==> inputs of try-amber <==
==> flow/design.v <==
module PWM_duty_cycle (
    input clk,            
    input rst,            
    input pwm_in,         
    output reg [7:0] duty_cycle   
);
    reg [15:0] high_count, total_count;   
    reg pwm_prev;        
    reg update_flag;     
    reg first_period;    
    always @(posedge clk or posedge rst) begin
        if (rst) begin
            high_count <= 0;
            total_count <= 0;
            duty_cycle <= 0;
            pwm_prev <= 0;
            update_flag <= 0;
            first_period <= 1;   
        end else begin
            total_count <= total_count + 1;
            if (pwm_in) high_count <= high_count + 1;
            if (pwm_prev && ~pwm_in) begin
                if (!first_period && total_count > 0) begin
                    duty_cycle <= (high_count * 100) / total_count;   
                end
                first_period <= 0;   
                high_count <= 0;
                total_count <= 0;
            end
            pwm_prev <= pwm_in;   
        end
    end
endmodule
==> flow/run.sh <==
#!/bin/bash
# the make line also repeats each setting of config.mk as NAME=value (left out here)
make -C /OpenROAD-flow-scripts/flow DESIGN_CONFIG=/design/flow/config.mk WORK_HOME=/design/flow/orfs CLKGATE_MAP_FILE= finish
==> flow/config.mk <==
export PLATFORM = sky130hd
export DESIGN_NAME = PWM_duty_cycle
export DESIGN_NICKNAME = PWM_duty_cycle
export VERILOG_FILES = /design/flow/design.v
export SDC_FILE = /design/flow/constraint.sdc
export NUM_CORES = 4
export LEC_CHECK = 0
export ABC_AREA = 1
export CAP_MARGIN = 15
export CELL_PAD_IN_SITES_DETAIL_PLACEMENT = 2
export CELL_PAD_IN_SITES_GLOBAL_PLACEMENT = 1
export CORE_ASPECT_RATIO = 0.5
export CORE_MARGIN = 2
export CORE_UTILIZATION = 40
export CTS_CLUSTER_DIAMETER = 160
export GPL_ROUTABILITY_DRIVEN = 1
export HOLD_SLACK_MARGIN = 0.24
export MAX_ROUTING_LAYER = met4
export PLACE_DENSITY_LB_ADDON = 0.24
export SETUP_SLACK_MARGIN = 5.0
export SLEW_MARGIN = 20
==> flow/constraint.sdc <==
create_clock -name core_clock -period 154.0 [get_ports {clk}]
set_input_delay 30.8000 -clock core_clock [delete_from_list [all_inputs] [get_ports {clk}]]
set_output_delay 30.8000 -clock core_clock [all_outputs]
set_load 0.01 [all_outputs]
==> try-onyx (differences from try-amber) <==
==> flow/config.mk (replaced) <==
export PLATFORM = sky130hd
export DESIGN_NAME = PWM_duty_cycle
export DESIGN_NICKNAME = PWM_duty_cycle
export VERILOG_FILES = /design/flow/design.v
export SDC_FILE = /design/flow/constraint.sdc
export NUM_CORES = 4
export LEC_CHECK = 0
export CAP_MARGIN = 20
export CORE_MARGIN = 2
export CORE_UTILIZATION = 68
export SLEW_MARGIN = 5
export TNS_END_PERCENT = 70
==> flow/constraint.sdc (replaced) <==
create_clock -name core_clock -period 110.0 [get_ports {clk}]
set_input_delay 22.0000 -clock core_clock [delete_from_list [all_inputs] [get_ports {clk}]]
set_output_delay 22.0000 -clock core_clock [all_outputs]
set_load 0.01 [all_outputs]
==> comparison <==
- try-onyx went through all stages and came out clean. try-amber never finished: it broke off in detailed placement (DPL-0033).
- In try-amber the synthesized cell count is larger than in try-onyx, by about 27%.
- Of try-amber and try-onyx, try-amber has the higher area after synthesis (gap about 6%, measured against try-onyx).
- Between try-onyx and try-amber, the lower die size is in try-onyx (gap 44%, measured against try-amber).
==> figures <==
| quantity | try-amber | try-onyx |
|---|---|---|
| Result of the run | aborted with a tool error | complete, no violations |
| Last stage reached | detailed placement | - |
| Xor/xnor cell area share of the yosys netlist | 0.0901 | 0.114 |
| Die y size | 234 µm | 247 µm |
| Top-area cell share | 0.147 | 0.140 |
| Mux share | 0.000503 | 0.0475 |
| Total die size | 109000 µm² | 60800 µm² |
| Post-Syn Area per Cell | 5.94 µm² | 7.14 µm² |
| Post-synthesis sequential area ratio | 0.0249 | 0.0263 |
| GPL Wtd Cong | 0.948 | 1.05 |
| Post-synthesis cell type count | 87 | 192 |
| Synthesized Nets | 7588 | 6069 |
| Fraction of the core area occupied by cells at floorplan | 0.403 | 0.691 |
| Largest area contributor in the synthesized netlist | sky130_fd_sc_hd__nand2_1 | sky130_fd_sc_hd__ha_1 |
| Fraction of the mapped netlist area in adder cells | 0.138 | 0.146 |
| Cells after Synth | 7125 | 5606 |
| Count of standard-cell rows | 84 | 88 |
| Core area | 105000 µm² | 57900 µm² |

========
==> inputs of yarrow <==
RTL: the design.v shown in full above, as it stands there.
clock: 46.2 ns
lec_check: 0
abc_area: 1
cap_margin: 15
core_margin: 2
core_utilization: 72
cts_cluster_size: 72
hold_slack_margin: 0.29
slew_margin: 20
run.sh (not shown) runs the stock make flow with config.mk's settings and CLKGATE_MAP_FILE=.
==> inputs of juniper, as changes to yarrow <==
--- a/flow/config.mk
+++ b/flow/config.mk
@@ -7,8 +7,9 @@
 export LEC_CHECK = 0
-export ABC_AREA = 1
-export CAP_MARGIN = 15
+export CAP_MARGIN = 0
+export CORE_ASPECT_RATIO = 0.5
 export CORE_MARGIN = 2
-export CORE_UTILIZATION = 72
-export CTS_CLUSTER_SIZE = 72
-export HOLD_SLACK_MARGIN = 0.29
+export CORE_UTILIZATION = 44
+export GPL_ROUTABILITY_DRIVEN = 0
+export PLACE_DENSITY_LB_ADDON = 0.05
 export SLEW_MARGIN = 20
+export TNS_END_PERCENT = 10
==> flow/constraint.sdc (replaced) <==
create_clock -name core_clock -period 110.0 [get_ports {clk}]
set_input_delay 22.0000 -clock core_clock [delete_from_list [all_inputs] [get_ports {clk}]]
set_output_delay 22.0000 -clock core_clock [all_outputs]
set_load 0.01 [all_outputs]
==> inputs of maple, as changes to yarrow <==
--- a/flow/config.mk
+++ b/flow/config.mk
@@ -8,7 +8,9 @@
 export ABC_AREA = 1
-export CAP_MARGIN = 15
+export CAP_MARGIN = 20
 export CORE_MARGIN = 2
 export CORE_UTILIZATION = 72
-export CTS_CLUSTER_SIZE = 72
-export HOLD_SLACK_MARGIN = 0.29
+export CTS_CLUSTER_DIAMETER = 378
+export CTS_CLUSTER_SIZE = 100
+export PLACE_DENSITY = 0.38
 export SLEW_MARGIN = 20
+export TNS_END_PERCENT = 10
==> flow/constraint.sdc (replaced) <==
create_clock -name core_clock -period 65.2 [get_ports {clk}]
set_input_delay 13.0400 -clock core_clock [delete_from_list [all_inputs] [get_ports {clk}]]
set_output_delay 13.0400 -clock core_clock [all_outputs]
set_load 0.01 [all_outputs]
==> comparison table <==
                                                                                     maple          yarrow                  juniper
Status                                                            complete, but fails checks  did not finish  complete, no violations
Last stage reached                                                                         -    3_5_place_dp                        -
Layout check failures                                                   negative setup slack               -                        -
Setup-failing EPs final                                                                    1               -                        0
Area share of and-or/or-and cells after synthesis                                      0.162           0.162                    0.325
OpenROAD warning count                                                                    37               -                       34
Fraction of the cycle the final worst path needs                                        1.00               -                    0.920
Number of cells in Yosys stat                                                           7125            7125                     5606
Number of DRC markers after the initial detailed-route iteration                        6047               -                     4052
Floorplan Nets                                                                          7588            7588                     6069
Detailed-route via count                                                               52100               -                    43600
Metal2 WL                                                                           65900 µm               -                 64900 µm
Adder and majority gate portion of the synthesized area                                0.138           0.138                    0.146
Clk_skew                                                                           0.0139 ns               -                0.0360 ns
Pins Over Slew Limit                                                                       0               -                        0
YS chip area                                                                       42300 µm²       42300 µm²                40000 µm²
Fillers                                                                                 4045               -                     9393
Arrival time at the worst endpoint                                                  65.47 ns               -                101.35 ns

========
==> run R: inputs <==
Starts from the design.v that is shown in full above.
Settings: LEC_CHECK=0, CAP_MARGIN=20, CELL_PAD_IN_SITES_DETAIL_PLACEMENT=2, CELL_PAD_IN_SITES_GLOBAL_PLACEMENT=1, CORE_ASPECT_RATIO=0.66, CORE_MARGIN=7, CORE_UTILIZATION=52, CTS_CLUSTER_SIZE=65, GPL_ROUTABILITY_DRIVEN=0, GPL_TIMING_DRIVEN=0, HOLD_SLACK_MARGIN=0.2, MAX_ROUTING_LAYER=met4, MIN_ROUTING_LAYER=met2, PLACE_DENSITY_LB_ADDON=0.09, SETUP_SLACK_MARGIN=0.82, SLEW_MARGIN=20; clock period 179.0 ns.
==> run M: changes against run R <==
Settings changed: ABC_AREA set to 1, CELL_PAD_IN_SITES_DETAIL_PLACEMENT 2 to not set, CELL_PAD_IN_SITES_GLOBAL_PLACEMENT 1 to not set, CORE_ASPECT_RATIO 0.66 to not set, CORE_MARGIN 7 to 2, CORE_UTILIZATION 52 to 72, CTS_CLUSTER_SIZE 65 to not set, GPL_ROUTABILITY_DRIVEN 0 to not set, GPL_TIMING_DRIVEN 0 to not set, HOLD_SLACK_MARGIN 0.2 to not set, MAX_ROUTING_LAYER met4 to not set, MIN_ROUTING_LAYER met2 to not set, PLACE_DENSITY set to 0.38, PLACE_DENSITY_LB_ADDON 0.09 to not set, SETUP_SLACK_MARGIN 0.82 to not set, TNS_END_PERCENT set to 10.
==> flow/constraint.sdc (replaced) <==
create_clock -name core_clock -period 65.2 [get_ports {clk}]
set_input_delay 13.0400 -clock core_clock [delete_from_list [all_inputs] [get_ports {clk}]]
set_output_delay 13.0400 -clock core_clock [all_outputs]
set_load 0.01 [all_outputs]
==> results.json <==
{
  "tool.error": "[ERROR DPL-0033] detailed placement checks failed during check placement.",
  "mux_share": 0.0475,
  "topCellsByArea": "ha_1, a21oi_1, xnor2_1",
  "die-area_sq_um": 85100,
  "status": "stopped before the end",
  "syn_area_sq_um": 40000,
  "synth_seq_share": 0.0263,
  "largest_area_cell": "ha_1",
  "lastStage": "detailed placement (3_5_place_dp)"
}
[end of results for run R]
==> results.json <==
{
  "topCellsByArea": "nand2_1, ha_1, inv_1",
  "largest_area_cell": "nand2_1",
  "synth_seq_share": 0.0249,
  "status": "failed layout checks",
  "syn_area_sq_um": 42300,
  "setup_ws_ns": -0.0843,
  "checkFailReasons": "negative setup slack",
  "setup_viol": 1,
  "drtIter0Drc": 6047,
  "mux_share": 0.000503
}
[end of results for run M]

========
==> run a: inputs <==
// PWM_duty_cycle: RTL as listed in full above, without the edits since
export LEC_CHECK = 0
export ABC_AREA = 1
export CAP_MARGIN = 15
export CELL_PAD_IN_SITES_DETAIL_PLACEMENT = 2
export CELL_PAD_IN_SITES_GLOBAL_PLACEMENT = 1
export CORE_MARGIN = 2
export CORE_UTILIZATION = 40
export CTS_CLUSTER_DIAMETER = 160
export GPL_ROUTABILITY_DRIVEN = 0
export MAX_ROUTING_LAYER = met4
export PLACE_DENSITY_LB_ADDON = 0.24
export SETUP_SLACK_MARGIN = 5.0
export SLEW_MARGIN = 20
create_clock -name core_clock -period 154.0 [get_ports {clk}]
==> inputs of run b, as changes to run a <==
==> flow/config.mk (replaced) <==
export PLATFORM = sky130hd
export DESIGN_NAME = PWM_duty_cycle
export DESIGN_NICKNAME = PWM_duty_cycle
export VERILOG_FILES = /design/flow/design.v
export SDC_FILE = /design/flow/constraint.sdc
export NUM_CORES = 4
export LEC_CHECK = 0
export ABC_AREA = 1
export CAP_MARGIN = 20
export CORE_MARGIN = 2
export CORE_UTILIZATION = 72
export CTS_CLUSTER_DIAMETER = 255
export CTS_CLUSTER_SIZE = 98
export PLACE_DENSITY = 0.42
export SLEW_MARGIN = 20
export TNS_END_PERCENT = 20
==> flow/constraint.sdc (replaced) <==
create_clock -name core_clock -period 65.2 [get_ports {clk}]
set_input_delay 13.0400 -clock core_clock [delete_from_list [all_inputs] [get_ports {clk}]]
set_output_delay 13.0400 -clock core_clock [all_outputs]
set_load 0.01 [all_outputs]
==> comparison <==
Run b produced a layout that fails on negative setup slack. Run a ended with an error in detailed placement (3_5_place_dp), error DPL-0033. Synthesized cell count is the same in run b and run a. Of run b and run a, run a has the higher die area (gap about 44%, measured against run a). Area after synthesis is the same in run a and run b.

========
==> build 48 <==
// PWM_duty_cycle: RTL as listed in full above, without the edits since
clock: 110.0 ns
lec_check: 0
cap_margin: 20
core_margin: 2
core_utilization: 40
slew_margin: 20
==> trial 8: changes against build 48 <==
--- a/flow/config.mk
+++ b/flow/config.mk
@@ -5,7 +5,11 @@
 export SDC_FILE = /design/flow/constraint.sdc
 export NUM_CORES = 4
 export LEC_CHECK = 0
+export ABC_AREA = 1
 export CAP_MARGIN = 20
 export CORE_MARGIN = 2
-export CORE_UTILIZATION = 40
+export CORE_UTILIZATION = 65
+export CTS_CLUSTER_DIAMETER = 363
+export CTS_CLUSTER_SIZE = 98
+export PLACE_DENSITY = 0.36
 export SLEW_MARGIN = 20
==> flow/constraint.sdc (replaced) <==
create_clock -name core_clock -period 52.7 [get_ports {clk}]
set_input_delay 10.5400 -clock core_clock [delete_from_list [all_inputs] [get_ports {clk}]]
set_output_delay 10.5400 -clock core_clock [all_outputs]
set_load 0.01 [all_outputs]
==> trial 67: changes against build 48 <==
--- a/flow/config.mk
+++ b/flow/config.mk
@@ -6,6 +6,11 @@
 export NUM_CORES = 4
 export LEC_CHECK = 0
 export CAP_MARGIN = 20
+export CORE_ASPECT_RATIO = 0.5
 export CORE_MARGIN = 2
-export CORE_UTILIZATION = 40
+export CORE_UTILIZATION = 32
+export CTS_CLUSTER_DIAMETER = 248
+export CTS_CLUSTER_SIZE = 10
+export PLACE_DENSITY_LB_ADDON = 0.05
 export SLEW_MARGIN = 20
+export TNS_END_PERCENT = 10
==> comparison <==
- In trial 67 the die area is larger than in trial 8, by 91%.
- Build 48 completed with no timing, DRC or antenna violations. Trial 67 finished with timing, DRC and antenna clean. Trial 8 failed in 4_1_cts (DPL-0038).
- Against trial 67, the maximum frequency of build 48 is lower by about 0.34%.
- Setup slack: build 48 is lower than trial 67 (350 ps).
- Utilization: trial 67 is lower than build 48 (7.7 points).

========
==> lagoon <==
Starts from the design.v that is shown in full above.
==> flow/config.mk <==
export PLATFORM = sky130hd
export DESIGN_NAME = PWM_duty_cycle
export DESIGN_NICKNAME = PWM_duty_cycle
export VERILOG_FILES = /design/flow/design.v
export SDC_FILE = /design/flow/constraint.sdc
export NUM_CORES = 4
export LEC_CHECK = 0
export CAP_MARGIN = 20
export CELL_PAD_IN_SITES_GLOBAL_PLACEMENT = 2
export CORE_ASPECT_RATIO = 1.19
export CORE_MARGIN = 2
export CORE_UTILIZATION = 68
export PLACE_DENSITY_LB_ADDON = 0.2
export SETUP_SLACK_MARGIN = -2.0
export SLEW_MARGIN = 15
export TNS_END_PERCENT = 70
==> flow/constraint.sdc <==
create_clock -name core_clock -period 110.0 [get_ports {clk}]
set_input_delay 22.0000 -clock core_clock [delete_from_list [all_inputs] [get_ports {clk}]]
set_output_delay 22.0000 -clock core_clock [all_outputs]
set_load 0.01 [all_outputs]
==> violet (differences from lagoon) <==
==> flow/config.mk (replaced) <==
export PLATFORM = sky130hd
export DESIGN_NAME = PWM_duty_cycle
export DESIGN_NICKNAME = PWM_duty_cycle
export VERILOG_FILES = /design/flow/design.v
export SDC_FILE = /design/flow/constraint.sdc
export NUM_CORES = 4
export LEC_CHECK = 0
export CAP_MARGIN = 20
export CORE_MARGIN = 2
export CORE_UTILIZATION = 63
export SLEW_MARGIN = 20
==> flow/constraint.sdc (replaced) <==
create_clock -name core_clock -period 111.0 [get_ports {clk}]
set_input_delay 22.2000 -clock core_clock [delete_from_list [all_inputs] [get_ports {clk}]]
set_output_delay 22.2000 -clock core_clock [all_outputs]
set_load 0.01 [all_outputs]
==> indigo (differences from lagoon) <==
==> flow/config.mk (replaced) <==
export PLATFORM = sky130hd
export DESIGN_NAME = PWM_duty_cycle
export DESIGN_NICKNAME = PWM_duty_cycle
export VERILOG_FILES = /design/flow/design.v
export SDC_FILE = /design/flow/constraint.sdc
export NUM_CORES = 4
export LEC_CHECK = 0
export CAP_MARGIN = 20
export CORE_MARGIN = 7
export CORE_UTILIZATION = 40
export CTS_CLUSTER_DIAMETER = 92
export CTS_CLUSTER_SIZE = 90
export PLACE_DENSITY_LB_ADDON = 0.0
export SLEW_MARGIN = 20
export TNS_END_PERCENT = 15
==> notes <==
lagoon did not get past 3_1_place_gp_skip_io. violet ran to the end with no violations. indigo completed with no timing, DRC or antenna violations. In indigo the core utilization is lower than in violet, by 23 points. The lowest die area belongs to lagoon, the highest to indigo. Of violet and indigo, violet has the higher global-route usage (gap 14 points). Of indigo and violet, indigo has the higher setup slack (gap 670 ps). Of indigo and violet, violet has the higher clock skew (gap 2.0 ps). In count of clock-buffer cells in the layout, violet and indigo do not differ. In synthesized cell count, lagoon and violet do not differ. In indigo the wire length is larger than in violet, by about 10%. Via count: violet is higher than indigo (3.2%). In synthesized area, indigo and lagoon do not differ.
==> figures <==
	lagoon	violet	indigo
Run status	did not finish	finished clean	finished clean
Last stage reached	3_1_place_gp_skip_io	-	-
Biggest fanout along the worst timing path	-	44	39
Critical path start-end classification	-	flip-flop to flip-flop	flip-flop to flip-flop
Number of DRC markers after the initial detailed-route iteration	-	4615	3319
Critical path data required time	-	111160 ps	110150 ps
Utilization after layout	-	65.4%	42.7%
Fin crit share	-	92.5%	91.8%
FF+latch count	-	42	42
Fraction of the core area occupied by cells at floorplan	68.4%	63.6%	40.5%
Post-cts gate resize count	-	0	1
Clk tree area frac	-	0.361%	0.459%
Source of the worst register-to-register timing path	-	high_count[2]	high_count[11]
Final routed DRC violation total	-	0	0
Non-clock buffer share	-	1.97%	2.64%
Clock tree buffer count of the final layout	-	5	5
GR Util All Layers	-	41.1%	27.3%
Nonclk buf count	-	104	145
Met3 Resource Use GR	-	5.22%	1.74%
Chip Area	0.0608 sq mm	0.0656 sq mm	0.109 sq mm
Final Hold Vio Count	-	0	0
Slew at the pin closest to its max-slew limit	-	1300 ps	1050 ps
Critical Path Source Type	-	flip-flop	flip-flop
